## job 7596
// Lab4
module Lab4(CLK, RST, INSTR, PC, REG0, REG1, REG2, REG3, REG4, REG5, REG6, REG7, 
		inst_opcode, ALUopcode, ALU_result, Zero, outDMEM, ALU_A, ALU_B);
For scale: roughly 2,800 cells after synthesis, about 230 I/O pins, roughly 23,000 um^2 of cells after synthesis.
clock: 5.37 ns
lec_check: 0
abc_area: 1
cap_margin: 20
core_margin: 2
core_utilization: 72
cts_cluster_diameter: 372
cts_cluster_size: 98
place_density: 0.38
slew_margin: 20
tns_end_percent: 10
run.sh (not shown) runs the stock make flow with config.mk's settings and CLKGATE_MAP_FILE=.
Job 7596: DPL-0038 in clock tree synthesis -> run aborted
[inputs] job 3912 vs job 7596
==> flow/config.mk <==
export PLATFORM = sky130hd
export DESIGN_NAME = Lab4
export DESIGN_NICKNAME = Lab4
export VERILOG_FILES = /design/flow/design.v
export SDC_FILE = /design/flow/constraint.sdc
export NUM_CORES = 4
export LEC_CHECK = 0
export CAP_MARGIN = 20
export CELL_PAD_IN_SITES_GLOBAL_PLACEMENT = 2
export CORE_MARGIN = 2
export CORE_UTILIZATION = 40
export PLACE_DENSITY = 0.84
export SLEW_MARGIN = 20
==> flow/constraint.sdc <==
create_clock -name core_clock -period 12.0 [get_ports {CLK}]
set_input_delay 2.4000 -clock core_clock [delete_from_list [all_inputs] [get_ports {CLK}]]
set_output_delay 2.4000 -clock core_clock [all_outputs]
set_load 0.01 [all_outputs]
==> results <==
- Across job 7596 and job 3912, a clean result was obtained everywhere but in job 7596.
- Run status, job 7596: aborted in clock tree synthesis, error DPL-0038
- Diff job 7596 -> job 3912: xor/xnor cell area share of the yosys netlist picked up an extra 0.39 points, area reported by Yosys stat increased by about 3% relative to the old numbers, number of placement rows grew by 24, area fraction in full adders, half adders and majority gates now sits at about the same level, synthesized cell count went down by 582.
> inputs changed (job 3912 -> job 3656)
--- a/flow/config.mk
+++ b/flow/config.mk
@@ -8,6 +8,7 @@
 export CAP_MARGIN = 20
-export CELL_PAD_IN_SITES_GLOBAL_PLACEMENT = 2
 export CORE_MARGIN = 2
-export CORE_UTILIZATION = 40
-export PLACE_DENSITY = 0.84
+export CORE_UTILIZATION = 58
+export CTS_CLUSTER_SIZE = 53
+export PLACE_DENSITY = 0.6
 export SLEW_MARGIN = 20
+export TNS_END_PERCENT = 5
==> flow/constraint.sdc <==
create_clock -name core_clock -period 11.3 [get_ports {CLK}]
set_input_delay 2.2600 -clock core_clock [delete_from_list [all_inputs] [get_ports {CLK}]]
set_output_delay 2.2600 -clock core_clock [all_outputs]
set_load 0.01 [all_outputs]
==> results <==
Job 3656 closes out successfully: all stages finished, all timing, DRC and antenna checks passed.
Via-per-instance ratio of job 3656 exceeds that of job 3912 by more than 10%.
met3 capacity usage during global routing was higher in job 3656 than in job 3912.
For job 3912, the worst setup path endpoint was outDMEM[5], unlike job 3656, where it was Zero.
Looking at worst hold-check slack across job 3912 and job 3656, the one that comes out higher is job 3912.
Summary — post-placement worst setup slack, job 3656 relative to job 3912: higher, by 0.099 ns.
Job 3656 — final worst-path cycle share 0.99 points higher, job 3912 as reference
[compare] base=job 3912 new=job 3656: area growth from synthesis to final layout -1.2 points, power dissipated in sequential cells +about 6%.
The inputs of job 8818 differ from those of job 3656 as listed below.
--- a/flow/config.mk
+++ b/flow/config.mk
@@ -8,7 +8,7 @@
 export CAP_MARGIN = 20
+export CELL_PAD_IN_SITES_DETAIL_PLACEMENT = 2
+export CELL_PAD_IN_SITES_GLOBAL_PLACEMENT = 1
 export CORE_MARGIN = 2
-export CORE_UTILIZATION = 58
-export CTS_CLUSTER_SIZE = 53
+export CORE_UTILIZATION = 40
 export PLACE_DENSITY = 0.6
 export SLEW_MARGIN = 20
-export TNS_END_PERCENT = 5
==> flow/constraint.sdc <==
create_clock -name core_clock -period 12.0 [get_ports {CLK}]
set_input_delay 2.4000 -clock core_clock [delete_from_list [all_inputs] [get_ports {CLK}]]
set_output_delay 2.4000 -clock core_clock [all_outputs]
set_load 0.01 [all_outputs]
## What came out
[job 8818] number of antenna repair diodes rose 1 relative to job 3656
met1 global-route usage, job 3656 and job 8818, lower one = job 8818.
In terms of area share of and/or/nand/nor cells after synthesis, job 8818 and job 3656 differ only marginally.
Compared with job 3656, job 8818 ends up with a larger final cell area.
Compared with job 3656, job 8818 shows a number of DRC markers after the initial detailed-route iteration that is 710 lower.
| share of total power in the clock network | job 8818 vs job 3656 | 1.5 points higher |
As far as flip-flop count goes, job 3656 and job 8818 are indistinguishable; the numbers are identical.
The met3 usage in global routing of job 8818 is lower than that of job 3656.
As far as area of the multi-input gates is concerned, job 3656 and job 8818 perform about the same.
Compared with job 3656, job 8818 shows post-route fraction of the period consumed by the critical path lower by 0.80 points.
What job 8818 reported for tapcell count has to be multiplied by 0.69 to get the figure for job 3656.
Power figures rest on the tool's default switching activity, not on a simulated workload.
